## flow/run.sh

```bash
#!/bin/bash
# the make line also repeats each setting of config.mk as NAME=value (left out here)
make -C /OpenROAD-flow-scripts/flow DESIGN_CONFIG=/design/flow/config.mk WORK_HOME=/design/flow/orfs CLKGATE_MAP_FILE= finish
```

## flow/config.mk

```make
export PLATFORM = sky130hd
export DESIGN_NAME = datapath
export DESIGN_NICKNAME = datapath
export VERILOG_FILES = /design/flow/design.v
export SDC_FILE = /design/flow/constraint.sdc
export NUM_CORES = 4
export LEC_CHECK = 0
export CAP_MARGIN = 5
export CORE_MARGIN = 9
export CORE_UTILIZATION = 61
export CTS_CLUSTER_DIAMETER = 349
export HOLD_SLACK_MARGIN = 0.24
export PLACE_DENSITY_LB_ADDON = 0.02
export SLEW_MARGIN = 20
export TNS_END_PERCENT = 70
```

## flow/constraint.sdc

```tcl
create_clock -name core_clock -period 20.0 [get_ports {Clk_sys}]
set_input_delay 4.0000 -clock core_clock [delete_from_list [all_inputs] [get_ports {Clk_sys}]]
set_output_delay 4.0000 -clock core_clock [all_outputs]
set_load 0.01 [all_outputs]
```

## flow/design.v

```verilog
module flip_flop(output reg Q, output Q_n, input D, input Clr, Clk, Enable, input CE);
	assign Q_n = ~Q;
	always @ (posedge Clk, negedge Clr)
		 if(!Clr) Q <= 1'b0;
		 else if(CE & Enable) Q <= D;
endmodule
module flip_flop_t(output reg Q, output Q_n, input T, input Clr, Clk, Enable, input CE, Rst_n);
	assign Q_n = ~Q;
	always @ (posedge Clk, negedge Rst_n)
		 if(!Rst_n) Q <= 1'b0;
		 else if(!Clr) Q <= 1'b0;
		 else if(CE & Enable & T) Q <= ~Q;
		 else Q <= Q;
endmodule
module register_2bits(output reg [1:0] Q, output [1:0] Q_n, input [1:0] D, input Clr, Clk, Enable, input CE, Rst_n);
	assign Q_n = ~Q;
	always @ (posedge Clk, negedge Rst_n)
		 if(!Rst_n) Q <= 2'b00;
		 else if(!Clr) Q <= 2'b00;
		 else if(CE & Enable) Q <= D;
endmodule
module register_13bits(output reg [12:0] Q, output [12:0] Q_n, input [12:0] D, input Clr, Clk, Enable, input CE, Rst_n);
	assign Q_n = ~Q;
	always @ (posedge Clk, negedge Rst_n)
		 if(!Rst_n) Q <= 13'b0000000000000;
		 else if(!Clr) Q <= 13'b0000000000000;
		 else if(CE & Enable) Q <= D;
endmodule
module counter_0_1(output reg COUNT, input IN_0, input LD, Up, Clr, Clk, Enable, input CE, Rst_n);
	always @ (posedge Clk, negedge Rst_n)
		if (~Rst_n) COUNT <= 1'b0;
		else if (~Clr) COUNT <= 1'b0;
		else if (CE & LD & Enable) begin
			COUNT <= IN_0;
		end
		else if (CE & Up & Enable) begin
			COUNT <= COUNT + 1'b1;
		end
endmodule
module counter_0_2(output reg [1:0] COUNT, input IN_1, IN_0, input LD, Up, Clr, Clk, Enable, input CE, Rst_n);
	always @ (posedge Clk, negedge Rst_n)
		if (~Rst_n) COUNT <= 2'b00;
		else if (~Clr) COUNT <= 2'b00;
		else if (CE & LD & Enable) begin
			COUNT[0] <= IN_0;
			COUNT[1] <= IN_1;
		end
		else if (CE & Up & Enable) begin
			if(COUNT==2'b10) COUNT <= 2'b00;
			else COUNT <= COUNT + 2'b01;
		end
endmodule
module counter_0_3(output reg [1:0] COUNT, input IN_1, IN_0, input LD, Up, Clr, Clk, Enable, input CE, Rst_n);
	always @ (posedge Clk, negedge Rst_n)
		if (~Rst_n) COUNT <= 2'b00;
		else if (~Clr) COUNT <= 2'b00;
		else if (CE & LD & Enable) begin
			COUNT[0] <= IN_0;
			COUNT[1] <= IN_1;
		end
		else if (CE & Up & Enable) begin
			if(COUNT==2'b11) COUNT <= 2'b00;
			else COUNT <= COUNT + 2'b01;
		end
endmodule
module counter_0_3_display(output reg [1:0] COUNT, input IN_1, IN_0, input LD, Up, Clr, Clk, Enable, input CE, Rst_n);
	always @ (posedge Clk, negedge Rst_n)
		if (~Rst_n) COUNT <= 2'b00;
		else if (~Clr) COUNT <= 2'b00;
		else if (CE & LD & Enable) begin
			COUNT[0] <= IN_0;
			COUNT[1] <= IN_1;
		end
		else if (CE & Up & Enable) begin
			if(COUNT==2'b11) COUNT <= 2'b00;
			else COUNT <= COUNT + 2'b01;
		end
endmodule
module counter_0_5(output reg [2:0] COUNT, input IN_2, IN_1, IN_0, input LD, Up, Clr, Clk, Enable, input CE, Rst_n);
	always @ (posedge Clk, negedge Rst_n)
		if (~Rst_n) COUNT <= 3'b000;
		else if (~Clr) COUNT <= 3'b000;
		else if (CE & LD & Enable) begin
			COUNT[0] <= IN_0;
			COUNT[1] <= IN_1;
			COUNT[2] <= IN_2;
		end
		else if (CE & Up & Enable) begin
			if(COUNT==3'b101) COUNT <= 3'b000;
			else COUNT <= COUNT + 3'b001;
		end
endmodule
module counter_0_6(output reg [2:0] COUNT, input IN_2, IN_1, IN_0, input LD, Up, Clr, Clk, Enable, input CE, Rst_n);
	always @ (posedge Clk, negedge Rst_n)
		if (~Rst_n) COUNT <= 3'b000;
		else if (~Clr) COUNT <= 3'b000;
		else if (CE & LD & Enable) begin
			COUNT[0] <= IN_0;
			COUNT[1] <= IN_1;
			COUNT[2] <= IN_2;
		end
		else if (CE & Up & Enable) begin
			if(COUNT==3'b110) COUNT <= 3'b000;
			else COUNT <= COUNT + 3'b001;
		end
endmodule
module counter_0_9(output reg [3:0] COUNT, input IN_3, IN_2, IN_1, IN_0, input LD, Up, Clr, Clk, Enable, input CE, Rst_n);
	always @ (posedge Clk, negedge Rst_n)
		if (~Rst_n) COUNT <= 4'b0000;
		else if (~Clr) COUNT <= 4'b0000;
		else if (CE & LD & Enable) begin
			COUNT[0] <= IN_0;
			COUNT[1] <= IN_1;
			COUNT[2] <= IN_2;
			COUNT[3] <= IN_3;
		end
		else if (CE & Up & Enable) begin
			if(COUNT==4'b1001) COUNT <= 4'b0000;
			else COUNT <= COUNT + 4'b0001;
		end
endmodule
module counter_0_23(output reg [4:0] COUNT, input IN_4, IN_3, IN_2, IN_1, IN_0, input LD, Up, Clr, Clk, Enable, input CE, Rst_n);
	always @ (posedge Clk, negedge Rst_n)
		if (~Rst_n) COUNT <= 5'b00000;
		else if (~Clr) COUNT <= 5'b00000;
		else if (CE & LD & Enable) begin
			COUNT[0] <= IN_0;
			COUNT[1] <= IN_1;
			COUNT[2] <= IN_2;
			COUNT[3] <= IN_3;
			COUNT[4] <= IN_4;
		end
		else if (CE & Up & Enable) begin
			if(COUNT==5'b10111) COUNT <= 5'b00000;
			else COUNT <= COUNT + 5'b00001;
		end
endmodule
module counter_16bits(output reg [15:0] COUNT, input Clr, Clk, CE, Rst_n);
	always @ (posedge Clk, negedge Rst_n)
		if (~Rst_n) COUNT <= 16'b0000000000000000;
		else if (~Clr) COUNT <= 16'b0000000000000000;
		else if (CE) COUNT <= COUNT + 16'b0000000000000001;
endmodule
module frequency_converter(output Y,input clock,input reset);
	reg elapsed;
	reg [25:0] state;
	always @(posedge clock, negedge reset)
		if (reset == 0) state <= 0;
		else if (state == 7) state <= 0;
		else state <= state + 1;
	always @(state)
		if (state == 7) elapsed = 1;
		else elapsed = 0;
	assign Y = elapsed;
endmodule
module frequency_converter_display(output Y,input clock,input reset, input CE);
	reg elapsed;
	reg [25:0] state;
	always @(posedge clock, negedge reset)
		if (reset == 0) state <= 0;
		else if (~CE) state <= state;
		else if (state == 250) state <= 0;
		else state <= state + 1;
	always @(state)
		if (state == 250) elapsed = 1;
		else elapsed = 0;
	assign Y = elapsed;
endmodule
module decoder_4bits(output reg [3:0] Y, input [1:0] S, input enable);
	always @ (S, enable)
		begin		
			if(enable)
				case(S)
					2'b00: Y = 4'b0001;
					2'b01: Y = 4'b0010;
					2'b10: Y = 4'b0100;
					2'b11: Y = 4'b1000;
				endcase
			else
				Y = 4'b0000;
		end
endmodule
module decoder_8bits(output reg [7:0] Y, input [2:0] S, input enable);
	always @ (S, enable)
		begin		
			if(enable)
				case(S)
					3'b000: Y = 8'b00000001;
					3'b001: Y = 8'b00000010;
					3'b010: Y = 8'b00000100;
					3'b011: Y = 8'b00001000;
					3'b100: Y = 8'b00010000;
					3'b101: Y = 8'b00100000;
					3'b110: Y = 8'b01000000;
					3'b111: Y = 8'b10000000;
				endcase
			else
				Y = 8'b00000000;
		end
endmodule
module hour_decoder(output reg A, AM_PM, output reg [3:0] B, input [4:0] H);
	always @ (H)
		begin
			A <= (~H[4] & ~H[3] & ~H[2] & ~H[1] & ~H[0]) | (H[3] & ~H[2] & H[1]) | (H[4] & H[2] & H[1]) | (H[3] & H[2] & ~H[1] & ~H[0]);
			B[3] <= (H[3] & ~H[2] & ~H[1]) | (H[4] & H[2] & ~H[1]);
			B[2] <= (H[4] & ~H[2]) | (~H[4] & ~H[3] & H[2]);
			B[1] <= (~H[4] & ~H[3] & ~H[2] & ~H[1] & ~H[0]) | (~H[3] & ~H[2] & H[1]) | (~H[4] & H[2] & H[1]) + (H[3] & H[2] & ~H[1] & ~H[0]);
			B[0] <= H[0];
			AM_PM <= (~H[4] & ~H[3]) | (~H[4] & ~H[2]);
		end
endmodule
module segment_7_dec (output reg [6:0] display, input [3:0] bcd, input enable);
always @* begin
	if(enable) begin
  		case(bcd)
  		4'b0000: display = 7'b1111110;
  		4'b0001: display = 7'b0110000;
  		4'b0010: display = 7'b1101101;
  		4'b0011: display = 7'b1111001;
  		4'b0100: display = 7'b0110011;
  		4'b0101: display = 7'b1011011;
  		4'b0110: display = 7'b1011111;
  		4'b0111: display = 7'b1110000;
  		4'b1000: display = 7'b1111111;
  		4'b1001: display = 7'b1111011;
  		4'b1010: display = 7'b1110111;
  		4'b1011: display = 7'b0011111;
  		4'b1100: display = 7'b1001110;
  		4'b1101: display = 7'b0111101;
  		4'b1110: display = 7'b1001111;
  		4'b1111: display = 7'b1000111;
  		default: display = 7'b0000000; 
  		endcase
  	end
  	else display = 7'b0000000;
end
endmodule
module mux_2x1_12bits(output reg [11:0] Y, input S, input [11:0] I1, I0);
	always @ (S, I1, I0)
		if(S) Y = I1;
		else Y = I0;
endmodule
module mux_2x1_13bits(output reg [12:0] Y, input S, input [12:0] I1, I0);
	always @ (S, I1, I0)
		if(S) Y = I1;
		else Y = I0;
endmodule
module mux_2x1_16bits(output reg [15:0] Y, input S, input [15:0] I1, I0);
	always @ (S, I1, I0)
		if(S) Y = I1;
		else Y = I0;
endmodule
module mux_4x1_7bits(output reg[6:0] Y, input[1:0] S, input[6:0] I3, I2, I1, I0);
	always @ (S, I3, I2, I1, I0)
		if(S[1] && S[0]) Y = I3;
		else if(S[1]) Y = I2;
		else if(S[0]) Y = I1;
		else Y = I0;
endmodule
module mux_4x1_8bits(output reg[7:0] Y, input[1:0] S, input[7:0] I3, I2, I1, I0);
	always @ (S, I3, I2, I1, I0)
		if(S[1] && S[0]) Y = I3;
		else if(S[1]) Y = I2;
		else if(S[0]) Y = I1;
		else Y = I0;
endmodule
module mux_4x1_13bits(output reg[12:0] Y, input[1:0] S, input[12:0] I3, I2, I1, I0);
	always @ (S, I3, I2, I1, I0)
		if(S[1] && S[0]) Y = I3;
		else if(S[1]) Y = I2;
		else if(S[0]) Y = I1;
		else Y = I0;
endmodule
module mux_8x1_13bits(output [12:0] Y, input [2:0] S, input[12:0] I7, I6, I5, I4, I3, I2, I1, I0);
	wire [1:0] S_2;
	assign S_2[1] = S[1];
	assign S_2[0] = S[0];
	wire [12:0] A1;
	wire [12:0] A2;
	mux_4x1_13bits mux1 (A1, S_2, I3, I2, I1, I0);
	mux_4x1_13bits mux2 (A2, S_2, I7, I6, I5, I4);
	mux_2x1_13bits mux3 (Y, S[2], A2, A1);
endmodule
module comparator_13bits(output reg EQ, input wire [12:0] A, input wire [12:0] B);
	always @* begin
    	if (A==B) begin
        	EQ <= 1'b1;
    	end
      	else begin
        	EQ <= 1'b0;
      	end
    end
endmodule
module comparators_module( output AA, input [2:0] CD, input [12:0] CT, Q_r6, Q_r5, Q_r4, Q_r3, Q_r2, Q_r1, Q_r0);
	wire [12:0] mux_out;
	mux_8x1_13bits mux1 (mux_out, CD, Q_r6, Q_r6, Q_r5, Q_r4, Q_r3, Q_r2, Q_r1, Q_r0);			
	comparator_13bits comp1 (AA, CT, mux_out);
endmodule
module blinker(output reg B1, output reg [2:0] E, input [1:0] CW, CW1, S, input BLINK);
	always @* begin
		B1 <= (S[1] & S[0]) & ~CW[1];
		E[2] <= (S[1] & BLINK) & ((~S[0]) & CW1[1] & (~CW1[0]) | (S[0] & (~CW[1]) & (~CW[0])));
		E[1] <= (BLINK | (~S[1]) | S[0] | CW1[1] | (~CW1[0])) & (BLINK | (~S[1]) | (~S[0]) | CW[1] | (~CW[0])) & (BLINK + (~S[1]) | (~S[0]) | (~CW[1]) | (~CW[0]));
		E[0] <= (BLINK | (~S[1]) | S[0] | CW1[1] | (CW1[0])) & ((~S[1]) | (~S[0]) | CW[1] | (~CW[0])) &  ((~S[1]) | (~S[0]) | CW[1] | CW[0]) & (BLINK + (~S[1]) | (~S[0]) | (~CW[1]) | CW[0]);
	end
endmodule
module control_unit_1(output reg LD_DAY_TIME, LD_O_F, SS0, INCR, UPC, Clear, SS1, Load, Clear_St, Load_SS, input Next, SetTime, Up, SetAlarm, Count, SetDay, AlarmSet, Clk, Reset, CE);
	wire A, A_neg, B, B_neg, C, C_neg, D, D_neg;
	supply1 Vcc;
	reg Da, Db, Dc, Dd;
	flip_flop flipflopA (A, A_neg, Da, Reset, Clk, Vcc, CE);
	flip_flop flipflopB (B, B_neg, Db, Reset, Clk, Vcc, CE);
	flip_flop flipflopC (C, C_neg, Dc, Reset, Clk, Vcc, CE);
	flip_flop flipflopD (D, D_neg, Dd, Reset, Clk, Vcc, CE);
	always @* begin
		Da <= (A_neg & B_neg & D) | (~Next & ~Count & A_neg & C & D_neg) | ((A & B & C_neg) & (Up | (~Up & AlarmSet & SetDay)) | (SetAlarm & A & B & D) | (A & B & C_neg & D) | (Up & A_neg & B & C_neg & D_neg));
		Db = (A_neg & ((~SetTime) | B | D_neg)) | (A & (B_neg | (C_neg & ( Up | ((~Up)&(~AlarmSet)) | ((~Up)& (~SetDay) & AlarmSet) | D))));
		Dc <= (A_neg & C_neg & Next) | ((A_neg & C)&(Next | (~Next) & (~Count))) | (A_neg & B_neg & D) | (A_neg & C & D);
		Dd <= (A_neg & B_neg & D) | (A_neg & B & C_neg & Next) | (A & B & C) | (A_neg & B & C_neg & D_neg);
		SS0 <= A & B_neg & C_neg & D;
		SS1 <= (A & B_neg & D) | (A_neg & B_neg & C_neg & D_neg);
		INCR <= A & B & C_neg & D;
		Clear <= A_neg & B_neg & C_neg & D_neg;
		UPC <= A_neg & B & C & D;
		Load <= A & B & C & D_neg;
		LD_DAY_TIME <= A & B_neg & C & D;
		Clear_St <= A & B & C & D;
		Load_SS <= (A_neg & B_neg & C_neg & D_neg) | (A_neg & B_neg & C_neg & D) | (A & B_neg & D);
		LD_O_F <= A & B_neg & C_neg;
	end
endmodule
module control_unit_2(output reg EN_SNZ, EN_STOP, Sound, input C0, CS0, AA, Snooze, Stop, Mute, Clk, Reset, CE);
	wire A, A_neg, B, B_neg, C, C_neg;
	supply1 Vcc;
	reg Da, Db, Dc;
	flip_flop flipflopA (A, A_neg, Da, Reset, Clk, Vcc, CE);
	flip_flop flipflopB (B, B_neg, Db, Reset, Clk, Vcc, CE);
	flip_flop flipflopC (C, C_neg, Dc, Reset, Clk, Vcc, CE);
	always @* begin
		Da <= (~Stop & C) | (Snooze & A & B) | (~CS0 & A & B_neg) | (A & C);
		Db <= (~C0 & A_neg & B) | (A_neg & C);
		Dc <= (~Mute & AA & A_neg & B_neg & C_neg) | (CS0 & A & C_neg) | (A & B);
		Sound <= (A_neg & B_neg & C) | (A & B & C_neg);
		EN_SNZ <= A & B_neg & C;
		EN_STOP <= A_neg & B_neg & C;
	end
endmodule
module circuit(output [1:0] CW1, CW, S, output reg AlarmSet, SetDay, CS0, C0, LD_R, LD_CT, LD_TIME, Count, TOF, ID, IH, IM , input Load, CClr, UPC, SS0, SS1, Load_SS, INCR, EN_SNZ, EN_STOP, Clk, CE, Rst_n);
	supply1 Vcc;
	supply0 Gnd;
	wire [1:0] S_neg;
	wire [15:0] clock_out;
	wire [15:0] clock_out_2;
	wire and_out_1;
	wire and_out_2;
	and (and_out_1, clock_out[15],clock_out[14],clock_out[13],~clock_out[12],clock_out[11],~clock_out[10],clock_out[9],~clock_out[8],~clock_out[7],clock_out[6],clock_out[5],~clock_out[4], ~clock_out[3], ~clock_out[2], ~clock_out[1], ~clock_out[0]);
	and (and_out_2, clock_out_2[9], clock_out_2[8], clock_out_2[7], clock_out_2[6], clock_out_2[5], (~clock_out_2[4]), clock_out_2[3], (~clock_out_2[2]), (~clock_out_2[1]), (~clock_out_2[0]));
	wire [1:0] reg_out;
	register_2bits reg_SS (reg_out, S_neg, {SS1,SS0}, Vcc, Clk , Load_SS, CE, Rst_n);	
	assign S = reg_out;
	counter_0_3 counter_SA (CW, Gnd, Gnd, Gnd, Vcc, (~CClr), Clk, (UPC & S[1] & S[0]), CE, Rst_n);
	counter_0_2 counter_ST (CW1, Gnd, Gnd, Gnd, Vcc, (~CClr), Clk, (UPC & S[1] & (~S[0])), CE, Rst_n);
	counter_16bits counter_snz (clock_out, (~(EN_SNZ | CClr)) , Clk, CE, Rst_n);
	counter_16bits counter_stop (clock_out_2, (~(EN_STOP | CClr)), Clk, CE, Rst_n);
	always @* begin
		CS0 <= clock_out[10];
		C0 <= clock_out_2[9];
		SetDay <= S[1] & S[0] & ~CW[1] & ~CW[0];
		TOF <= S[1] & S[0] & ~CW[1] & CW[0] & INCR;
		ID <= (S[1] & INCR) & ((~S[0] & CW1[1] & ~CW1[0]) | (S[0] & ~CW[1] & ~CW[0]));
		IH <= (S[1] & INCR) & ((~S[0] & ~CW1[1] & CW1[0]) | (S[0] & CW[1] & CW[0]));
		IM <= (S[1] & INCR) & ((~S[0] & ~CW1[1] & ~CW1[0]) | (S[0] & CW[1] & ~CW[0]));
		Count <= (CW1[1] | CW1[0] | CW[1] | CW[0]);
		LD_R <= (S[1] & S[0] & Load);
		LD_CT <= (S[1] & ~S[0] & Load);
		AlarmSet <= (S[1] & S[0]);
		LD_TIME <= (S[1] & S[0] & UPC & ~CW[1] & CW[0]);
	end
endmodule
module registers_module(output [12:0] Q_r6, Q_r5, Q_r4, Q_r3, Q_r2, Q_r1, Q_r0, input [2:0] STO, input [12:0] data, input Clr, Clk, LD_R, input CE, Rst_n);
		supply1 Vcc;
		wire [7:0] RE;
		decoder_8bits decoder (RE, STO, Vcc);
		wire [12:0] Q_nr0;
		register_13bits r0 (Q_r0, Q_nr0, data, ~Clr, Clk, LD_R & RE[0], CE, Rst_n);
		wire [12:0] Q_nr1;
		register_13bits r1 (Q_r1, Q_nr1, data, ~Clr, Clk, LD_R & RE[1], CE, Rst_n);
		wire [12:0] Q_nr2;
		register_13bits r2 (Q_r2, Q_nr2, data, ~Clr, Clk, LD_R & RE[2], CE, Rst_n);
		wire [12:0] Q_nr3;
		register_13bits r3 (Q_r3, Q_nr3, data, ~Clr, Clk, LD_R & RE[3], CE, Rst_n);
		wire [12:0] Q_nr4;
		register_13bits r4 (Q_r4, Q_nr4, data, ~Clr, Clk, LD_R & RE[4], CE, Rst_n);
		wire [12:0] Q_nr5;
		register_13bits r5 (Q_r5, Q_nr5, data, ~Clr, Clk, LD_R & RE[5], CE, Rst_n);
		wire [12:0] Q_nr6;
		register_13bits r6 (Q_r6, Q_nr6, data, ~Clr, Clk, LD_R & RE[6], CE, Rst_n);
endmodule
module current_time_module(output [14:0] CTO, input [14:0] CTI, input LD_CT, Clr_CT, Clk, EN_CT, input CE, Rst_n);
	supply1 Vcc;
	wire [15:0] clock_out;
	wire and_out_1;
	and (and_out_1, clock_out[9], clock_out[8], clock_out[7], clock_out[6], clock_out[5], (~clock_out[4]), clock_out[3], (~clock_out[2]), (~clock_out[1]), (~clock_out[0]));
	wire and_out_1_temp;
	and (and_out_1_temp, clock_out[9], clock_out[8], clock_out[7], clock_out[6], clock_out[5], (~clock_out[4]), ~clock_out[3], clock_out[2], clock_out[1], clock_out[0]);
	wire count_16_clr;
	or(count_16_clr, LD_CT, Clr_CT, and_out_1);
	counter_16bits clock (clock_out, ~count_16_clr, Clk, CE, Rst_n);
	wire or_clk_1;
	or (or_clk_1, and_out_1_temp, LD_CT);
	wire [3:0] min_out_1;
	counter_0_9 min_1 (min_out_1, CTI[3], CTI[2], CTI[1], CTI[0], LD_CT, Vcc, ~Clr_CT, Clk, or_clk_1, CE, Rst_n);
	wire and_out_2;
	wire min_out_1_neg_3, min_out_1_neg_2, min_out_1_neg_1, min_out_1_neg_0;
	not (min_out_1_neg_3, min_out_1[3]);
	not (min_out_1_neg_2, min_out_1[2]);
	not (min_out_1_neg_1, min_out_1[1]);
	not (min_out_1_neg_0, min_out_1[0]);
	and (and_out_2, min_out_1[3], min_out_1_neg_2, min_out_1_neg_1, min_out_1[0], and_out_1_temp);
	wire or_clk_2;
	or (or_clk_2, and_out_2, LD_CT);
	wire [2:0] min_out_2;
	counter_0_5 min_2 (min_out_2, CTI[6], CTI[5], CTI[4], LD_CT, Vcc, ~Clr_CT, Clk, or_clk_2, CE, Rst_n);
	wire and_out_3;
	wire min_out_2_neg_2, min_out_2_neg_1, min_out_2_neg_0;
	not (min_out_2_neg_2, min_out_2[2]);
	not (min_out_2_neg_1, min_out_2[1]);
	not (min_out_2_neg_0, min_out_2[0]);
	and (and_out_3, min_out_2[2], min_out_2_neg_1, min_out_2[0], and_out_2);
	wire or_clk_3;
	or (or_clk_3, and_out_3, LD_CT);
	wire [4:0] hour_out;
	counter_0_23 hour (hour_out, CTI[11], CTI[10], CTI[9], CTI[8], CTI[7], LD_CT, Vcc, ~Clr_CT, Clk, or_clk_3, CE, Rst_n);
	wire and_out_4;
	wire hour_out_neg_4, hour_out_neg_3, hour_out_neg_2, hour_out_neg_1, hour_out_neg_0;
	not (hour_out_neg_4, hour_out[4]);
	not (hour_out_neg_3, hour_out[3]);
	not (hour_out_neg_2, hour_out[2]);
	not (hour_out_neg_1, hour_out[1]);
	not (hour_out_neg_0, hour_out[0]);
	and (and_out_4, hour_out[4], hour_out_neg_3,hour_out[2], hour_out[1], hour_out[0], and_out_3);
	wire or_clk_4;
	or (or_clk_4, and_out_4, LD_CT);
	wire [2:0] days_out;
	counter_0_6 days (days_out, CTI[14], CTI[13], CTI[12], LD_CT, Vcc, ~Clr_CT, Clk, or_clk_4, CE, Rst_n);
	assign CTO[0] = min_out_1[0];
	assign CTO[1] = min_out_1[1];
	assign CTO[2] = min_out_1[2];
	assign CTO[3] = min_out_1[3];
	assign CTO[4] = min_out_2[0];
	assign CTO[5] = min_out_2[1];
	assign CTO[6] = min_out_2[2];
	assign CTO[7] = hour_out[0];
	assign CTO[8] = hour_out[1];
	assign CTO[9] = hour_out[2];
	assign CTO[10] = hour_out[3];
	assign CTO[11] = hour_out[4];
	assign CTO[12] = days_out[0];
	assign CTO[13] = days_out[1];
	assign CTO[14] = days_out[2];	
endmodule
module set_time_module(output [15:0] STO, input [14:0] CTI, input [12:0] Q_r6, Q_r5, Q_r4, Q_r3, Q_r2, Q_r1, Q_r0, input CLEAR, TOF, S0, LD_ID, CLEAR_ST, LD_DAY, LD_TIME, EN_ST, IH, IM, LD_O_F, Clk, input CE, Rst_n);
	wire [12:0] mux_out;
	mux_8x1_13bits mux1 (mux_out, STO[14:12], Q_r6, Q_r6, Q_r5, Q_r4, Q_r3, Q_r2, Q_r1, Q_r0);
	wire [11:0] mux_2_out;
	mux_2x1_12bits mux2 (mux_2_out, S0, mux_out[11:0], CTI[11:0]);
	supply1 Vcc;
	wire on_off_out;
	counter_0_1 counter_on_off(on_off_out, mux_out[12],  LD_O_F, Vcc, (~CLEAR), Clk, (LD_O_F | TOF), CE, Rst_n);
	assign STO[15] = on_off_out;
	wire or_t_d;
	or (or_t_d, LD_TIME, LD_DAY);
	wire or_clear_clr_st;
	or (or_clear_clr_st, CLEAR, CLEAR_ST);
	wire or_clk_1;
	or (or_clk_1, or_t_d, IM);
	wire [3:0] min_out_1;
	counter_0_9 min_1 (min_out_1, mux_2_out[3], mux_2_out[2], mux_2_out[1], mux_2_out[0], or_t_d, Vcc, (~or_clear_clr_st), Clk, or_clk_1, CE, Rst_n);
	assign STO[3:0] = min_out_1[3:0];
	wire and_out_2;
	wire min_out_1_neg_3, min_out_1_neg_2, min_out_1_neg_1, min_out_1_neg_0;
	not (min_out_1_neg_3, min_out_1[3]);
	not (min_out_1_neg_2, min_out_1[2]);
	not (min_out_1_neg_1, min_out_1[1]);
	not (min_out_1_neg_0, min_out_1[0]);
	and (and_out_2, min_out_1[3], min_out_1_neg_2, min_out_1_neg_1, min_out_1[0], IM);
	wire or_clk_2;
	or (or_clk_2, or_t_d, and_out_2);
	wire [2:0] min_out_2;
	counter_0_5 min_2 (min_out_2, mux_2_out[6], mux_2_out[5], mux_2_out[4], or_t_d, Vcc, (~or_clear_clr_st), Clk, or_clk_2, CE, Rst_n);
	assign STO[6:4] = min_out_2[2:0];
	wire clock_hour;
	or (clock_hour, or_t_d, IH);
	wire [4:0] hour_out;
	counter_0_23 hour (hour_out, mux_2_out[11], mux_2_out[10], mux_2_out[9], mux_2_out[8], mux_2_out[7], or_t_d, Vcc, (~or_clear_clr_st), Clk, clock_hour, CE, Rst_n);
	assign STO[11:7] = hour_out[4:0];
	wire clock_day;
	or (clock_day, LD_ID, LD_DAY);
	wire [2:0] days_out;
	counter_0_6 days (days_out, CTI[14], CTI[13], CTI[12], LD_DAY, Vcc,  (~or_clear_clr_st), Clk, clock_day, CE, Rst_n);
	assign STO[14:12] = days_out[2:0];
endmodule
module display_module(output [6:0] out3, out2, out1, out0, days, output AM, PM, DBlink, input [1:0] S, CW, CW1, input [14:0] CT, input [15:0] ST,  input Clr, Clk, CE, Rst_n);
	supply1 Vcc;
	wire conv_out;
	frequency_converter_display conv (conv_out, Clk, Rst_n, CE);
	wire BLINK, toogle_out_neg;
	flip_flop_t toggle(BLINK, toogle_out_neg, conv_out, (~Clr), Clk, Vcc, CE, Rst_n);
	wire B1;
	wire [2:0] E;
	blinker blink(B1, E, CW, CW1, S, BLINK);
	assign DBlink = E[2];
	wire [15:0] mux_out;
	mux_2x1_16bits mux1 (mux_out, S[1], ST, {CT[14],CT});		
	wire [7:0] DEC_OUT;
	decoder_8bits decoder (DEC_OUT, mux_out[14:12], Vcc);
	assign days = DEC_OUT[6:0];	
	wire A, AM_PM;
	wire [3:0] B;
	hour_decoder hour_dec(A, AM_PM, B, mux_out[11:7]);
	assign AM = AM_PM;
	assign PM = ~AM_PM;
	wire [6:0] out_1_temp;
	segment_7_dec segment_7_1 (out_1_temp, {1'b0, mux_out[6:4]}, E[0]);
	assign out1 = out_1_temp;
	wire [6:0] out_0_temp;
	segment_7_dec segment_7_0 (out_0_temp, mux_out[3:0], E[0]);
	assign out0 = out_0_temp;
	wire [7:0] activate, deactivate;
	assign activate = 8'b10101100;
	assign deactivate = 8'b11011110;
	wire [7:0] mux_hours_out;
	mux_4x1_8bits mux_hour (mux_hours_out, {B1, mux_out[15]}, activate, deactivate, {3'b000, A, B[3:0]}, {3'b000, A, B[3:0]});
	wire [6:0] out_3_temp;
	segment_7_dec segment_7_3 (out_3_temp, mux_hours_out[7:4], E[1]);
	assign out3 = out_3_temp;
	wire [6:0] out_2_temp;
	segment_7_dec segment_7_2 (out_2_temp, mux_hours_out[3:0], E[1]);
	assign out2 = out_2_temp;
endmodule
module datapath(output [6:0] display, days, output [3:0] segment, output am, pm, dblink, Sound, Vcc_out, input Next, Up, SetTime, SetAlarm, Snooze, Stop, Mute, Clr, Clk_sys);
	supply1 Vcc;
	supply0 Gnd;
	assign Vcc_out = Vcc;
	wire Clk, tick;
	assign Clk = Clk_sys;
	frequency_converter conv (tick, Clk_sys, Clr);
	wire [6:0] hours1, hours0, mins1, mins0;
	wire LD_DAY_TIME, LD_O_F, SS0, INCR, UPC, Clear, SS1, Load, Clear_St, Load_SS;
	wire Count, SetDay, AlarmSet;
	control_unit_1 cu1(LD_DAY_TIME, LD_O_F, SS0, INCR, UPC, Clear, SS1, Load, Clear_St, Load_SS, Next, SetTime, Up, SetAlarm, Count, SetDay, AlarmSet, Clk, Clr, tick);
	wire EN_SNZ, EN_STOP;
	wire C0, CS0, AA;
	control_unit_2 cu2(EN_SNZ, EN_STOP, Sound, C0, CS0, AA, Snooze, Stop, Mute, Clk, Clr, tick);
	wire [1:0] CW1, CW, S;
	wire LD_R, LD_CT, LD_TIME, TOF, ID, IH, IM;
	circuit cir (CW1, CW, S, AlarmSet, SetDay, CS0, C0, LD_R, LD_CT, LD_TIME, Count, TOF, ID, IH, IM, Load, Clear, UPC, SS0, SS1, Load_SS, INCR, EN_SNZ, EN_STOP, Clk, tick, Clr);
	wire [12:0] Q_r0, Q_r1, Q_r2, Q_r3, Q_r4, Q_r5, Q_r6;
	wire [15:0] STO;
	registers_module reg_module (Q_r6, Q_r5, Q_r4, Q_r3, Q_r2, Q_r1, Q_r0, STO[14:12], {STO[15], STO[11:0]}, Clear, Clk, LD_R, tick, Clr);	
	wire [14:0] CTO;
	comparators_module comp_module (AA, CTO[14:12], {1'b1,CTO[11:0]} , Q_r6, Q_r5, Q_r4, Q_r3, Q_r2, Q_r1, Q_r0);
	current_time_module ct_module (CTO, STO[14:0], LD_CT, Clear, Clk, Vcc, tick, Clr);	
	supply1 EN_ST;
	set_time_module set_time(STO, CTO, Q_r6, Q_r5, Q_r4, Q_r3, Q_r2, Q_r1, Q_r0, Clear, TOF, S[0], ID, Clear_St, LD_DAY_TIME, LD_TIME, EN_ST, IH, IM, LD_O_F, Clk, tick, Clr);
	wire [6:0] days_temp;
	display_module display_mod(hours1, hours0, mins1, mins0, days_temp, am, pm, dblink, S, CW, CW1, CTO, STO, Clear, Clk, tick, Clr);
	assign days[0] =  days_temp[0] & (~dblink);
	assign days[1] =  days_temp[1] & (~dblink);
	assign days[2] =  days_temp[2] & (~dblink);
	assign days[3] =  days_temp[3] & (~dblink);
	assign days[4] =  days_temp[4] & (~dblink);
	assign days[5] =  days_temp[5] & (~dblink);
	assign days[6] =  days_temp[6] & (~dblink);
	wire[1:0] count_out;
	counter_0_3_display counter (count_out, Vcc, Vcc, Gnd, Vcc, Vcc, Clk, Vcc, tick, Clr);
	wire[3:0] dec_out;
	decoder_4bits dec_display(dec_out, count_out, Vcc);
	assign segment = ~dec_out;
	wire[6:0] mux_display_o;
	mux_4x1_7bits mux_display(mux_display_o, count_out, hours1, hours0, mins1, mins0);
	assign display = ~mux_display_o;
endmodule
```

==> flow_summary.yaml, run 1 <==
# physical design summary
outcome:
  status: "no timing/DRC/antenna violations"
min_path:
  timing.hold.worst_path_depth: 1
  worstHoldPathType: "flop to flop"
  timing.hold.worst.start: "conv.state[25]"
  worst_hold_endpoint: "conv.state[25]"
final_layout:
  design.final.nets: 1531
  final-instance-count-excl-fill: 1791
  syn_to_final_growth_pct: 8.94
yosys:
  synthDominantCellAreaShare_pct: 39.1
  synth.cellmix.simpleShare_pct: 19.3
  total_cells_reported_by_yosys_after_synthesis: 1531
  top_cell: "dfrtp_1"
  syn_avg_cell_area_um2: 9.23
  synth.cellmix.adderShare_pct: 3.01
  synth_chip_area_mm2: 0.0141
  syn-cell-area_mm2: 0.0141
  yosysTopAreaCell: "dfrtp_1"
  async_flop_share_pct: 100
  synth.cellmix.compoundShare_pct: 12.2
  topCombFamilyByArea: "simple AND/OR/NAND/NOR gates"
  syn_nets: 1574
  ys_dominant_reg_cell: "dfrtp_1"
  number_of_synthesis_warnings: 30
  synth.cells.most_frequent: "dfrtp_1 (221), nor2_1 (202), mux2i_1 (159), nand2_1 (117), clkbuf_1 (79)"
  synth_flops: 221
  biggest_area_contributors_in_the_synthesized_netlist: "dfrtp_1 (39%), mux2i_1 (11%), nor2_1 (5.4%), mux4_2 (3.5%), nand2_1 (3.1%)"
  yosys-mux-area-fraction_pct: 16.9
  yosys.stat.seqShare_pct: 39.1
  yosys.area_share.xor_xnor_pct: 4.77
  syn_inst: 1531
  enable_flop_cells: 0
  synth_cell_type_count: 76
drt:
  wl_per_cell_um: 20.7
  total_via_count_in_the_routed_design: 11400
  detailedRoute.firstIterationViolations: 1136
  first_pass_iters: 5
  insertedDiodeCount: 0
  routed_wl_mm: 37.1
  number_of_antenna_violating_nets_in_the_routed_design: 0
  via_per_inst: 6.39
  drc: 0
final_timing:
  whs_ps: 476
  worstMarginPinSlew_ps: 1140
  report.final.setup_viol: 0
  final_hold_viol_count: 0
  top_achievable_clock_speed_mhz: 117
  fin_setup_tns_ps: 0
  unrepaired_setup_endpoints_after_global_routing: "no"
  min_period_over_period_pct: 42.7
  worst_clock_skew_ps: 21.1
  final_critical_path_setup_slack_ps: 11450
  timing.max_slew.rel_slack_pct: 24.0
  final_max_slew_viol_count: 0
  final_critical_path_time_including_i_o_delays_and_setup_ps: 8550
placed_design:
  numPlacedInstances: 1745
  final_estimated_routing_congestion_in_global_placement: 0.941
  dp_hpwl_mm: 24.1
  port_buffers: 30
  detailedPlace.worstSlack_ps: 12060
setup_path:
  cp_slowest_cell: "dfrtp_2"
  crit_path_start: "cir.reg_SS.Q[1]"
  worstSetupStartpointType: "flop"
  delay_contributed_by_the_slowest_stage_of_the_critical_path_ps: 980
  r2r_slack_ps: 16360
  cell_chain_of_the_critical_path: "mux2i_1 > nand2_1 > a21oi_1 > a31oi_1 > mux2_2 > ha_1 > nor2_1 > a31oi_1 > o21ai_0 > a2111oi_0 > o41ai_1 > clkdlybuf4s50_1"
  path_depth: 12
  buffers_inverters_on_critical_path: 1
  critical_path.endpoint_type: "primary output"
  critical_path_required_ps: 16000
  timing.critical_path.arrival_ps: 4550
  cp-endpoint: "display[3]"
  timing.reg2reg.worst_path_depth: 6
  critical_path_class: "flop to primary output"
  critPathMostFrequentCell: "a31oi_1"
  critPathTopFamily: "AND-OR/OR-AND gates"
  r2r_end: "reg_module.r6.Q[9]"
  r2r-start: "conv.state[21]"
  critical_path_peak_fanout: 45
global_route:
  grtUsageTotal_pct: 25.9
  grt_first_pass_wirelength_mm: 60.6
  grt_max_degree: 99
  first_global_vias: 11200
  grt_antenna_before_repair: 0
  globalRouteOverflowTotal: 0
clock_tree:
  cts_sinks: 221
  clockRootBuffer: "clkbuf_16"
  cts-buffers-inserted: 25
  cts_tree: "done"
  cts.reportedPaths.clkPinSlew_ps: 60
  postCtsSetupBuffers: 0
  postCtsResizedCells: 0
  clock_latency_ps: 530
  hold_buffers: 0
  cts_max_path_buffers: 3
  total_number_of_h_tree_levels: 1
power:
  irDropWorstVdd_mv: 0.0829
  part_of_the_total_power_dissipated_in_combinational_logic_pct: 35.3
  pg_seq_uw: 615
  power.clock.total_uw: 516
  power.combinational.total_uw: 618
  power.clock.fraction_pct: 29.5
  seq_power_share_pct: 35.2
  net-switching-power_uw: 681
  switching_share_pct: 38.9
  totalPowerFinal_uw: 1750
  power.static_leakage_uw: 0.00714
  pwr_density_cell_mw_per_mm2: 114
  cellInternalPower_uw: 1070
  power_leader: "combinational logic"
floorplanning:
  fp_util_pct: 62.2
  floorplan.core_area_mm2: 0.0227
  floorplan.die.width_um: 170
  chipHeight_um: 170
  total_die_size_mm2: 0.0290
  placementRows: 55
  boundaryPins: 32
job:
  max_cap_viol_count: 0
  openroad.warnings: 46
[per-stage QoR]
stage          cell area (um^2)  utilization [%]
2_1_floorplan             14100                -
3_3_place_gp              14400             63.6
3_5_place_dp              14400             63.6
4_1_cts                   15400             67.7
5_1_grt                   15400             67.8
6_report                  15400             67.8
[layout make-up]
type / count / area (um^2)
tap: 285 / 357
multi-input combinational: 1152 / 7980
fill: 1815 / 7320
clock buffer: 35 / 733
sequential: 221 / 5530
timing repair buffer: 47 / 437
clock inverter: 10 / 203
inverter: 41 / 154
[per-layer routing]
| layer | share of wire [%] | routed length, um | global-route usage [%] | vias to the layer above |
|---|---|---|---|---|
| met5 | 0 | 0 | 0 | - |
| met4 | 3.2 | 1200 | 8.42 | 0 |
| met3 | 6.4 | 2360 | 3.45 | 86 |
| met2 | 47 | 17300 | 42.1 | 383 |
| met1 | 44 | 16200 | 35.1 | 5584 |
| li1 | - | - | - | 5394 |
==> inputs of run 2 (changes only) <==
- CAP_MARGIN: 5 -> 20
- CORE_ASPECT_RATIO: unset -> 0.87
- CORE_MARGIN: 9 -> 2
- CORE_UTILIZATION: 61 -> 72
- CTS_CLUSTER_DIAMETER: 349 -> 28
- CTS_CLUSTER_SIZE: unset -> 32
- HOLD_SLACK_MARGIN: 0.24 -> 0.29
- PLACE_DENSITY_LB_ADDON: 0.02 -> 0.01
- SETUP_SLACK_MARGIN: unset -> 1.23
- TNS_END_PERCENT: 70 -> unset
- clock period: 20.0 -> 4.69 ns (I/O delays scaled with it)
==> run 2 against run 1 <==
Still clean on timing, DRC and antenna. Clock power rose to 6.9 times the previous value. Core utilization rose by 20 points. Clock skew rose by 20 ps. Die area fell by 28%. Setup slack got worse by 11000 ps. Count of clock-buffer cells in the layout rose by 26. Largest power group is now the clock network. Highest routed layer unchanged.
==> flow_summary.yaml, run 2 <==
# physical design summary
power:
  pwr_density_cell_mw_per_mm2: 549
  power_leader: "the clock network"
  totalPowerFinal_uw: 9170
  seq_power_share_pct: 29.4
  irDropWorstVdd_mv: 0.350
  pg_seq_uw: 2690
  power.static_leakage_uw: 0.00781
  part_of_the_total_power_dissipated_in_combinational_logic_pct: 31.8
  switching_share_pct: 37.6
  power.clock.total_uw: 3560
  net-switching-power_uw: 3440
  cellInternalPower_uw: 5730
  power.combinational.total_uw: 2920
  power.clock.fraction_pct: 38.8
setup_path:
  critical_path_class: "flop to primary output"
  delay_contributed_by_the_slowest_stage_of_the_critical_path_ps: 470
  critPathTopFamily: "multiplexers"
  r2r_end: "reg_module.r5.Q[3]"
  cp-endpoint: "display[4]"
  crit_path_start: "cir.reg_SS.Q[1]"
  r2r-start: "conv.state[0]"
  buffers_inverters_on_critical_path: 3
  critical_path_required_ps: 3750
  critical_path.endpoint_type: "primary output"
  critical_path_peak_fanout: 7
  r2r_slack_ps: 1370
  cell_chain_of_the_critical_path: "mux2_4 > nor2_4 > nand2_2 > a21oi_2 > a31oi_2 > mux2_4 > buf_12 > ha_4 > buf_6 > o32ai_2 > o22ai_1 > mux2i_1 > buf_2"
  timing.critical_path.arrival_ps: 3230
  cp_slowest_cell: "dfrtp_2"
  critPathMostFrequentCell: "mux2_4"
  path_depth: 13
  timing.reg2reg.worst_path_depth: 7
  worstSetupStartpointType: "flop"
global_route:
  grtUsageTotal_pct: 40.2
  grt_max_degree: 111
  first_global_vias: 12400
  globalRouteOverflowTotal: 0
  grt_antenna_before_repair: 0
  grt_first_pass_wirelength_mm: 65.9
floorplanning:
  total_die_size_mm2: 0.0208
  placementRows: 47
  floorplan.core_area_mm2: 0.0191
  boundaryPins: 32
  fp_util_pct: 73.9
  chipHeight_um: 135
  floorplan.die.width_um: 154
final_timing:
  final_max_slew_viol_count: 0
  final_critical_path_setup_slack_ps: 524
  report.final.setup_viol: 0
  fin_setup_tns_ps: 0
  worstMarginPinSlew_ps: 1140
  final_critical_path_time_including_i_o_delays_and_setup_ps: 4170
  worst_clock_skew_ps: 40.6
  top_achievable_clock_speed_mhz: 240
  min_period_over_period_pct: 88.8
  final_hold_viol_count: 0
  timing.max_slew.rel_slack_pct: 24.0
  unrepaired_setup_endpoints_after_global_routing: "yes"
yosys:
  biggest_area_contributors_in_the_synthesized_netlist: "dfrtp_1 (39%), mux2i_1 (11%), nor2_1 (5.4%), mux4_2 (3.5%), nand2_1 (3.1%)"
  total_cells_reported_by_yosys_after_synthesis: 1531
  synth_flops: 221
  yosysTopAreaCell: "dfrtp_1"
  synthDominantCellAreaShare_pct: 39.1
  yosys.stat.seqShare_pct: 39.1
  topCombFamilyByArea: "simple AND/OR/NAND/NOR gates"
  synth_chip_area_mm2: 0.0141
  enable_flop_cells: 0
  number_of_synthesis_warnings: 30
  synth.cellmix.simpleShare_pct: 19.3
  synth.cellmix.compoundShare_pct: 12.2
  synth.cellmix.adderShare_pct: 3.01
  synth.cells.most_frequent: "dfrtp_1 (221), nor2_1 (202), mux2i_1 (159), nand2_1 (117), clkbuf_1 (79)"
  yosys.area_share.xor_xnor_pct: 4.77
  ys_dominant_reg_cell: "dfrtp_1"
  synth_cell_type_count: 76
  async_flop_share_pct: 100
  syn_avg_cell_area_um2: 9.23
  syn-cell-area_mm2: 0.0141
  syn_nets: 1574
  syn_inst: 1531
  yosys-mux-area-fraction_pct: 16.9
  top_cell: "dfrtp_1"
min_path:
  worstHoldPathType: "primary input to asynchronous set/reset pin"
placed_design:
  dp_hpwl_mm: 24.3
  port_buffers: 30
  final_estimated_routing_congestion_in_global_placement: 0.921
  detailedPlace.worstSlack_ps: 258
drt:
  drc: 0
  routed_wl_mm: 41.6
  wl_per_cell_um: 22.6
  detailedRoute.firstIterationViolations: 1538
  first_pass_iters: 8
  via_per_inst: 6.85
  total_via_count_in_the_routed_design: 12600
  insertedDiodeCount: 0
  number_of_antenna_violating_nets_in_the_routed_design: 0
clock_tree:
  cts.reportedPaths.clkPinSlew_ps: 40
  total_number_of_h_tree_levels: 2
  clockRootBuffer: "clkbuf_16"
  cts_tree: "done"
  hold_buffers: 0
  cts_sinks: 221
  cts_max_path_buffers: 3
  cts-buffers-inserted: 48
  clock_latency_ps: 560
job:
  openroad.warnings: 51
  max_cap_viol_count: 0
final_layout:
  layout.core_utilization_pct: 87.4
  design.final.nets: 1597
  syn_to_final_growth_pct: 18.2
outcome:
  status: "no timing/DRC/antenna violations"
[run 2: layer usage]
metal / vias to the layer above / track usage, % / part of all wire, % / wire length, um
li1: 5545 / - / - / -
met1: 6086 / 52.1 / 39 / 16100
met2: 781 / 65.4 / 47 / 19500
met3: 180 / 8.34 / 9.8 / 4080
met4: 0 / 19.3 / 4.6 / 1940
met5: - / 0 / 0 / 0
[run 2: metrics by stage]
| stage | std cells | hold slack (ps) | area (um^2) |
|---|---|---|---|
| 6_report | 1838 | 450 | 16700 |
| 5_1_grt | 1838 | 491 | 16700 |
| 4_1_cts | 1833 | 475 | 16600 |
| 3_5_place_dp | 1725 | 465 | 14600 |
| 3_3_place_gp | 1725 | 459 | 14600 |
| 2_1_floorplan | 1531 | 437 | 14200 |
[run 2: final cells by class]
type	instances	area [um^2]
Clock buffer	61	1340
Clock inverter	28	388
Fill cell	937	2420
Inverter	41	154
Multi-Input combinational cell	1152	8190
Sequential cell	221	5540
Tap cell	245	307
Timing Repair Buffer	90	773
[run 2: timing repair]
action	CTS	global route
gates resized	51	36
setup endpoints to repair	16	23
buffers inserted	19	5
pin swaps	12	9
==> inputs of run 3 (changes only) <==
- CAP_MARGIN: 20 -> 40
- CORE_ASPECT_RATIO: 0.87 -> unset
- CORE_UTILIZATION: 72 -> 68
- CTS_CLUSTER_DIAMETER: 28 -> unset
- CTS_CLUSTER_SIZE: 32 -> 19
- HOLD_SLACK_MARGIN: 0.29 -> unset
- PLACE_DENSITY_LB_ADDON: 0.01 -> unset
- SETUP_SLACK_MARGIN: 1.23 -> unset
- clock period: 4.69 -> 4.68 ns (I/O delays scaled with it)
==> run 3 against run 2 <==
Global-route usage decreased by 5.5 points. Largest power group is now combinational logic. Sequential cell count unchanged. Critical path depth shrank 1. Worst hold slack got worse by 27 ps. Final cell count down 1.8%. Sequential power down 2%. Core utilization down 10 points. Count of clock-buffer cells in the layout decreased by 29. Die area grew 5.7%. Design area shrank 6.3%. Register-to-register slack better by 100 ps.
==> flow_summary.yaml, run 3 <==
# physical design summary
yosys:
  synth.cellmix.compoundShare_pct: 12.2
  synth.cells.most_frequent: "dfrtp_1 (221), nor2_1 (202), mux2i_1 (159), nand2_1 (117), clkbuf_1 (79)"
  total_cells_reported_by_yosys_after_synthesis: 1531
  enable_flop_cells: 0
  yosys-mux-area-fraction_pct: 16.9
  async_flop_share_pct: 100
  synth_cell_type_count: 76
  number_of_synthesis_warnings: 30
  syn_nets: 1574
  yosys.area_share.xor_xnor_pct: 4.77
  syn-cell-area_mm2: 0.0141
  synth_chip_area_mm2: 0.0141
  synthDominantCellAreaShare_pct: 39.1
  syn_inst: 1531
  synth.cellmix.simpleShare_pct: 19.3
  syn_avg_cell_area_um2: 9.23
  biggest_area_contributors_in_the_synthesized_netlist: "dfrtp_1 (39%), mux2i_1 (11%), nor2_1 (5.4%), mux4_2 (3.5%), nand2_1 (3.1%)"
  synth.cellmix.adderShare_pct: 3.01
  ys_dominant_reg_cell: "dfrtp_1"
  yosysTopAreaCell: "dfrtp_1"
  yosys.stat.seqShare_pct: 39.1
  synth_flops: 221
  topCombFamilyByArea: "simple AND/OR/NAND/NOR gates"
  top_cell: "dfrtp_1"
drt:
  drc: 0
  total_via_count_in_the_routed_design: 11900
  first_pass_iters: 6
  routed_wl_mm: 37.6
  insertedDiodeCount: 0
  wl_per_cell_um: 20.9
  via_per_inst: 6.61
  number_of_antenna_violating_nets_in_the_routed_design: 0
  detailedRoute.firstIterationViolations: 849
power:
  power.static_leakage_uw: 0.00728
  part_of_the_total_power_dissipated_in_combinational_logic_pct: 37.1
  power.clock.total_uw: 2080
  totalPowerFinal_uw: 7490
  pwr_density_cell_mw_per_mm2: 479
  switching_share_pct: 39.7
  seq_power_share_pct: 35.1
  power_leader: "combinational logic"
  net-switching-power_uw: 2980
  power.clock.fraction_pct: 27.8
  pg_seq_uw: 2630
  irDropWorstVdd_mv: 0.439
  power.combinational.total_uw: 2780
  cellInternalPower_uw: 4510
final_timing:
  worstMarginPinSlew_ps: 833
  final_critical_path_setup_slack_ps: 128
  worst_clock_skew_ps: 30.8
  report.final.setup_viol: 0
  unrepaired_setup_endpoints_after_global_routing: "yes"
  final_hold_viol_count: 0
  top_achievable_clock_speed_mhz: 220
  final_critical_path_time_including_i_o_delays_and_setup_ps: 4550
  timing.max_slew.rel_slack_pct: 44.0
  fin_setup_tns_ps: 0
  final_max_slew_viol_count: 0
  min_period_over_period_pct: 97.3
floorplanning:
  floorplan.die.width_um: 148
  fp_util_pct: 69.6
  placementRows: 52
  chipHeight_um: 148
  floorplan.core_area_mm2: 0.0203
  total_die_size_mm2: 0.0219
  boundaryPins: 32
global_route:
  grt_first_pass_wirelength_mm: 61.2
  grtUsageTotal_pct: 34.7
  first_global_vias: 11700
  grt_antenna_before_repair: 0
  grt_max_degree: 104
  globalRouteOverflowTotal: 0
setup_path:
  r2r_end: "reg_module.r4.Q[5]"
  buffers_inverters_on_critical_path: 1
  crit_path_start: "ct_module.hour.COUNT[0]"
  timing.reg2reg.worst_path_depth: 8
  worstSetupStartpointType: "flop"
  cp-endpoint: "display[1]"
  critical_path_peak_fanout: 9
  critical_path.endpoint_type: "primary output"
  critical_path_required_ps: 3740
  path_depth: 12
  timing.critical_path.arrival_ps: 3620
  r2r-start: "cir.reg_SS.Q[0]"
  cell_chain_of_the_critical_path: "mux2_2 > nor2_2 > nand2_1 > a21oi_1 > a31oi_2 > mux2i_1 > ha_2 > o31ai_1 > o21ai_0 > a221oi_2 > o31ai_1 > clkdlybuf4s50_1"
  r2r_slack_ps: 1470
  delay_contributed_by_the_slowest_stage_of_the_critical_path_ps: 580
  critPathMostFrequentCell: "o31ai_1"
  critPathTopFamily: "AND-OR/OR-AND gates"
  cp_slowest_cell: "clkdlybuf4s50_1"
  critical_path_class: "flop to primary output"
job:
  openroad.warnings: 51
  max_cap_viol_count: 0
placed_design:
  post_dp_area_mm2: 0.0146
  final_estimated_routing_congestion_in_global_placement: 0.966
  dp_hpwl_mm: 25.1
  detailedPlace.worstSlack_ps: 372
  port_buffers: 30
clock_tree:
  cts_tree: "done"
  clockRootBuffer: "clkbuf_16"
  hold_buffers: 0
  cts-buffers-inserted: 25
  clock_latency_ps: 550
  cts_max_path_buffers: 3
  total_number_of_h_tree_levels: 1
  cts.reportedPaths.clkPinSlew_ps: 60
  cts_sinks: 221
outcome:
  status: "no timing/DRC/antenna violations"
final_layout:
  design_area_mm2: 0.0156
  design.final.nets: 1559
  syn_to_final_growth_pct: 10.7
min_path:
  worstHoldPathType: "primary input to asynchronous set/reset pin"
run 3: repair_timing:
item                       4_1_cts  5_1_grt
cloned                           0        0
gates resized                    6       14
setup buffers                    0        1
setup endpoints to repair        4        7
run 3: per-layer routing:
layer,GRT usage [%],vias up,routed length (um)
met5,0,-,0
met4,12.3,0,1390
met3,6.90,105,3040
met2,54.9,541,17400
met1,48.1,5819,15800
li1,-,5452,-
run 3: cell type report:
class                           instances  area (um^2)
Multi-Input combinational cell       1152         8040
Inverter                               41          154
Sequential cell                       221         5530
Timing Repair Buffer                   75          688
Tap cell                              270          338
Clock inverter                         13          185
Clock buffer                           32          702
Fill cell                            1412         4660
run 3: metrics by stage:
stage | hold slack, ps | cells | util (%)
CTS | 476 | 1800 | 76.6
floorplan | 437 | 1531 | -
global route | 493 | 1804 | 77.0
finish | 424 | 1804 | 77.0
global placement | 456 | 1751 | 71.9
detailed placement | 462 | 1755 | 72.2
==> inputs of run 4 (changes only) <==
- CAP_MARGIN: 40 -> 35
- CORE_UTILIZATION: 68 -> 72
- CTS_CLUSTER_DIAMETER: unset -> 397
- CTS_CLUSTER_SIZE: 19 -> unset
- PLACE_DENSITY: unset -> 0.64
- SETUP_SLACK_MARGIN: unset -> 0.13
- clock period: 4.68 -> 10.6 ns (I/O delays scaled with it)
==> run 4 against run 3 <==
Clock power shrank 55%. Count of clock-buffer cells in the layout shrank 4. Core utilization increased by 3.0 points. Design area decreased by 1.1%. Synthesized cell count is the same.
==> flow_summary.yaml, run 4 <==
# physical design summary
placed_design:
  dp_hpwl_mm: 24.4
  final_estimated_routing_congestion_in_global_placement: 0.904
  port_buffers: 30
power:
  power.clock.total_uw: 941
  switching_share_pct: 40.0
  pg_seq_uw: 1180
  part_of_the_total_power_dissipated_in_combinational_logic_pct: 35.4
  seq_power_share_pct: 35.9
  power.static_leakage_uw: 0.00718
  power.clock.fraction_pct: 28.7
  net-switching-power_uw: 1310
  pwr_density_cell_mw_per_mm2: 212
  irDropWorstVdd_mv: 0.160
  power_leader: "registers"
  cellInternalPower_uw: 1970
  power.combinational.total_uw: 1160
job:
  openroad.warnings: 48
  max_cap_viol_count: 0
final_timing:
  timing.max_slew.rel_slack_pct: 35.9
  top_achievable_clock_speed_mhz: 151
  final_max_slew_viol_count: 0
  unrepaired_setup_endpoints_after_global_routing: "no"
  final_hold_viol_count: 0
  fin_setup_tns_ps: 0
  min_period_over_period_pct: 62.3
  worstMarginPinSlew_ps: 961
  final_critical_path_time_including_i_o_delays_and_setup_ps: 6600
  report.final.setup_viol: 0
  worst_clock_skew_ps: 29.8
global_route:
  globalRouteOverflowTotal: 0
  grtUsageTotal_pct: 36.9
  first_global_vias: 11500
  grt_antenna_before_repair: 0
  grt_max_degree: 94
  grt_first_pass_wirelength_mm: 60.4
floorplanning:
  boundaryPins: 32
  fp_util_pct: 73.1
  floorplan.core_area_mm2: 0.0193
  floorplan.die.width_um: 144
  total_die_size_mm2: 0.0208
  placementRows: 51
  chipHeight_um: 144
yosys:
  synth.cells.most_frequent: "dfrtp_1 (221), nor2_1 (202), mux2i_1 (159), nand2_1 (117), clkbuf_1 (79)"
  synth.cellmix.simpleShare_pct: 19.3
  yosys.stat.seqShare_pct: 39.1
  synth.cellmix.adderShare_pct: 3.01
  synth_cell_type_count: 76
  async_flop_share_pct: 100
  synth_chip_area_mm2: 0.0141
  yosys.area_share.xor_xnor_pct: 4.77
  biggest_area_contributors_in_the_synthesized_netlist: "dfrtp_1 (39%), mux2i_1 (11%), nor2_1 (5.4%), mux4_2 (3.5%), nand2_1 (3.1%)"
  total_cells_reported_by_yosys_after_synthesis: 1531
  top_cell: "dfrtp_1"
  synth.cellmix.compoundShare_pct: 12.2
  topCombFamilyByArea: "simple AND/OR/NAND/NOR gates"
  syn-cell-area_mm2: 0.0141
  syn_avg_cell_area_um2: 9.23
  syn_inst: 1531
  syn_nets: 1574
  yosysTopAreaCell: "dfrtp_1"
  enable_flop_cells: 0
  synthDominantCellAreaShare_pct: 39.1
  ys_dominant_reg_cell: "dfrtp_1"
  yosys-mux-area-fraction_pct: 16.9
  number_of_synthesis_warnings: 30
  synth_flops: 221
setup_path:
  critical_path_peak_fanout: 45
  path_depth: 11
  timing.reg2reg.worst_path_depth: 7
  buffers_inverters_on_critical_path: 1
  delay_contributed_by_the_slowest_stage_of_the_critical_path_ps: 960
  critPathMostFrequentCell: "mux2_2"
  timing.critical_path.arrival_ps: 4480
  r2r_end: "set_time.min_2.COUNT[1]"
  critical_path_class: "flop to primary output"
  r2r-start: "conv.state[21]"
  worstSetupStartpointType: "flop"
  r2r_slack_ps: 7150
  crit_path_start: "cir.reg_SS.Q[1]"
  critPathTopFamily: "AND-OR/OR-AND gates"
  cell_chain_of_the_critical_path: "mux2_2 > nor2_1 > nand2_1 > a21oi_1 > a31oi_1 > mux2_2 > ha_1 > o31a_1 > a2111oi_0 > o31ai_1 > clkdlybuf4s50_1"
  critical_path.endpoint_type: "primary output"
  critical_path_required_ps: 8480
  cp_slowest_cell: "dfrtp_2"
  cp-endpoint: "display[6]"
min_path:
  worstHoldPathType: "flop to flop"
  timing.hold.worst.start: "display_mod.conv.state[25]"
  timing.hold.worst_path_depth: 1
  worst_hold_endpoint: "display_mod.conv.state[25]"
drt:
  via_per_inst: 6.72
  detailedRoute.firstIterationViolations: 1182
  first_pass_iters: 8
  routed_wl_mm: 38.0
  total_via_count_in_the_routed_design: 12000
  number_of_antenna_violating_nets_in_the_routed_design: 0
  wl_per_cell_um: 21.3
  drc: 0
clock_tree:
  cts_tree: "done"
  cts-buffers-inserted: 25
  cts_max_path_buffers: 3
  cts_sinks: 221
  cts.reportedPaths.clkPinSlew_ps: 60
  hold_buffers: 0
  postCtsSetupBuffers: 0
  clock_latency_ps: 550
  clockRootBuffer: "clkbuf_16"
  postCtsResizedCells: 0
  total_number_of_h_tree_levels: 1
final_layout:
  syn_to_final_growth_pct: 9.47
  design.final.nets: 1540
  fillerInstances: 1219
  layout.core_utilization_pct: 80.0
outcome:
  status: "no timing/DRC/antenna violations"
[run 4: layout make-up]
| class | count | area (um^2) | area share, % |
|---|---|---|---|
| multi-input combinational | 1152 | 7980 | 51.6 |
| sequential | 221 | 5530 | 35.8 |
| clock buffer | 28 | 647 | 4.18 |
| timing repair buffer | 56 | 572 | 3.70 |
| tap | 265 | 332 | 2.14 |
| clock inverter | 18 | 251 | 1.63 |
| inverter | 41 | 154 | 0.995 |
| antenna | 1 | 2.50 | 0.0162 |
[run 4: routing by layer]
layer | up-vias | GRT usage, % | share of wire [%] | wire (um)
met1 | 5833 | 50.1 | 40 | 15400
li1 | 5411 | - | - | -
met4 | 0 | 13.9 | 4.3 | 1630
met2 | 597 | 60.3 | 47 | 17900
met5 | - | 0 | 0 | 0
met3 | 132 | 5.73 | 8.0 | 3020
[run 4: metrics by stage]
| step | hold slack (ps) | total power [uW] | instances | area (um^2) | worst slack [ps] |
|---|---|---|---|---|---|
| after global placement | 456 | 2270 | 1725 | 14400 | 4590 |
| after global routing | 505 | 3430 | 1781 | 15500 | 3700 |
| final | 486 | 3280 | 1782 | 15500 | 4000 |
| after floorplan | 437 | 1950 | 1531 | 14100 | 5290 |
| after CTS | 484 | 3240 | 1777 | 15400 | 4080 |
| after detailed placement | 475 | 2290 | 1731 | 14500 | 4640 |
==> inputs of run 5 (changes only) <==
- CAP_MARGIN: 35 -> 15
- CORE_ASPECT_RATIO: unset -> 0.84
- CTS_CLUSTER_DIAMETER: 397 -> 28
- CTS_CLUSTER_SIZE: unset -> 41
- PLACE_DENSITY: 0.64 -> unset
- PLACE_DENSITY_LB_ADDON: unset -> 0.0
- SETUP_SLACK_MARGIN: 0.13 -> 1.37
- clock period: 10.6 -> 4.68 ns (I/O delays scaled with it)
==> run 5 against run 4 <==
Routed wire length increased by 12%. Power grew to 2.8 times the previous value. Core utilization is 8.0 points higher. Setup slack worse by 3500 ps. Via count grew 7.2%. Synthesized area is the same. Critical endpoint is now display[3].
==> flow_summary.yaml, run 5 <==
# physical design summary
outcome:
  status: "no timing/DRC/antenna violations"
yosys:
  synth.cellmix.adderShare_pct: 3.01
  syn_avg_cell_area_um2: 9.23
  yosys.stat.seqShare_pct: 39.1
  enable_flop_cells: 0
  synth_flops: 221
  number_of_synthesis_warnings: 30
  total_cells_reported_by_yosys_after_synthesis: 1531
  yosys.area_share.xor_xnor_pct: 4.77
  syn_inst: 1531
  topCombFamilyByArea: "simple AND/OR/NAND/NOR gates"
  yosysTopAreaCell: "dfrtp_1"
  synth_chip_area_mm2: 0.0141
  biggest_area_contributors_in_the_synthesized_netlist: "dfrtp_1 (39%), mux2i_1 (11%), nor2_1 (5.4%), mux4_2 (3.5%), nand2_1 (3.1%)"
  synth.cells.most_frequent: "dfrtp_1 (221), nor2_1 (202), mux2i_1 (159), nand2_1 (117), clkbuf_1 (79)"
  synth.cellmix.compoundShare_pct: 12.2
  syn_nets: 1574
  syn-cell-area_mm2: 0.0141
  synth_cell_type_count: 76
  synth.cellmix.simpleShare_pct: 19.3
  top_cell: "dfrtp_1"
  ys_dominant_reg_cell: "dfrtp_1"
  async_flop_share_pct: 100
  synthDominantCellAreaShare_pct: 39.1
  yosys-mux-area-fraction_pct: 16.9
setup_path:
  critical_path_required_ps: 3740
  delay_contributed_by_the_slowest_stage_of_the_critical_path_ps: 460
  timing.critical_path.arrival_ps: 3240
  cp_slowest_cell: "dfrtp_2"
  r2r-start: "conv.state[0]"
  timing.reg2reg.worst_path_depth: 7
  r2r_slack_ps: 1400
  crit_path_start: "cir.reg_SS.Q[1]"
  path_depth: 13
  critical_path.endpoint_type: "primary output"
  cell_chain_of_the_critical_path: "mux2_4 > nor2_4 > nand2_2 > a21oi_2 > a31oi_2 > mux2_4 > ha_4 > buf_6 > buf_6 > a21oi_4 > a2111oi_4 > o41ai_2 > buf_2"
  critical_path_class: "flop to primary output"
  cp-endpoint: "display[3]"
  critical_path_peak_fanout: 6
  buffers_inverters_on_critical_path: 3
  critPathTopFamily: "AND-OR/OR-AND gates"
  worstSetupStartpointType: "flop"
  r2r_end: "cir.counter_snz.COUNT[5]"
final_timing:
  report.final.setup_viol: 0
  min_period_over_period_pct: 89.2
  worstMarginPinSlew_ps: 1170
  unrepaired_setup_endpoints_after_global_routing: "yes"
  top_achievable_clock_speed_mhz: 240
  timing.max_slew.rel_slack_pct: 21.0
  final_hold_viol_count: 0
  worst_clock_skew_ps: 29.7
  final_max_slew_viol_count: 0
  fin_setup_tns_ps: 0
  final_critical_path_time_including_i_o_delays_and_setup_ps: 4170
global_route:
  grt_antenna_before_repair: 1
  first_global_vias: 12600
  grtUsageTotal_pct: 40.9
  grt_first_pass_wirelength_mm: 67.6
  globalRouteOverflowTotal: 0
  grt_max_degree: 132
floorplanning:
  total_die_size_mm2: 0.0208
  floorplan.core_area_mm2: 0.0191
  chipHeight_um: 132
  boundaryPins: 32
  floorplan.die.width_um: 157
  placementRows: 46
  fp_util_pct: 74.2
clock_tree:
  total_number_of_h_tree_levels: 2
  hold_buffers: 0
  clock_latency_ps: 560
  cts.reportedPaths.clkPinSlew_ps: 50
  cts-buffers-inserted: 46
  cts_tree: "done"
  cts_max_path_buffers: 3
  clockRootBuffer: "clkbuf_16"
  cts_sinks: 221
power:
  power.combinational.total_uw: 3050
  net-switching-power_uw: 3540
  power.static_leakage_uw: 0.00784
  seq_power_share_pct: 28.9
  irDropWorstVdd_mv: 0.524
  power.clock.fraction_pct: 37.8
  totalPowerFinal_uw: 9170
  pg_seq_uw: 2650
  switching_share_pct: 38.6
  pwr_density_cell_mw_per_mm2: 547
  part_of_the_total_power_dissipated_in_combinational_logic_pct: 33.3
  power.clock.total_uw: 3460
  cellInternalPower_uw: 5630
  power_leader: "the clock network"
placed_design:
  dp_hpwl_mm: 24.2
  port_buffers: 30
  final_estimated_routing_congestion_in_global_placement: 0.932
drt:
  wl_per_cell_um: 23.0
  detailedRoute.firstIterationViolations: 1646
  total_via_count_in_the_routed_design: 12800
  routed_wl_mm: 42.5
  drc: 0
  via_per_inst: 6.94
  number_of_antenna_violating_nets_in_the_routed_design: 0
  insertedDiodeCount: 0
  first_pass_iters: 12
job:
  max_cap_viol_count: 0
  openroad.warnings: 52
final_layout:
  design.final.nets: 1592
  syn_to_final_growth_pct: 18.7
min_path:
  worstHoldPathType: "primary input to asynchronous set/reset pin"
-- run 5: timing repair --
action / CTS / global route
setup endpoints to repair: 43 / 41
cloned: 0 / 1
pin swaps: 13 / 14
resized: 72 / 42
buffers inserted: 19 / 3
-- run 5: routing by layer --
metal | vias up | track usage [%] | wire (um)
li1 | 5543 | - | -
met1 | 6211 | 55.2 | 16200
met2 | 886 | 63.5 | 19800
met3 | 198 | 8.84 | 4420
met4 | 2 | 19.5 | 2100
met5 | - | 0 | 7
-- run 5: metrics by stage --
step / instances / utilization [%] / setup WS, ps / hold slack, ps / instance area, um^2
2_1_floorplan: 1531 / - / 903 / 437 / 14200
3_3_place_gp: 1740 / 76.7 / 291 / 458 / 14600
3_5_place_dp: 1740 / 76.7 / 339 / 461 / 14600
4_1_cts: 1844 / 86.9 / 543 / 477 / 16600
5_1_grt: 1850 / 88.0 / 416 / 377 / 16800
6_report: 1850 / 88.0 / 506 / 335 / 16800
-- run 5: layout make-up --
cell class | count | area, um^2
clock buffers | 52 | 1210
clock inverters | 33 | 434
fillers | 909 | 2280
inverters | 41 | 154
multi-input cells | 1153 | 8330
flip-flops and latches | 221 | 5540
well taps | 264 | 330
repair buffers | 86 | 761
Power figures rest on the tool's default switching activity, not on a simulated workload.
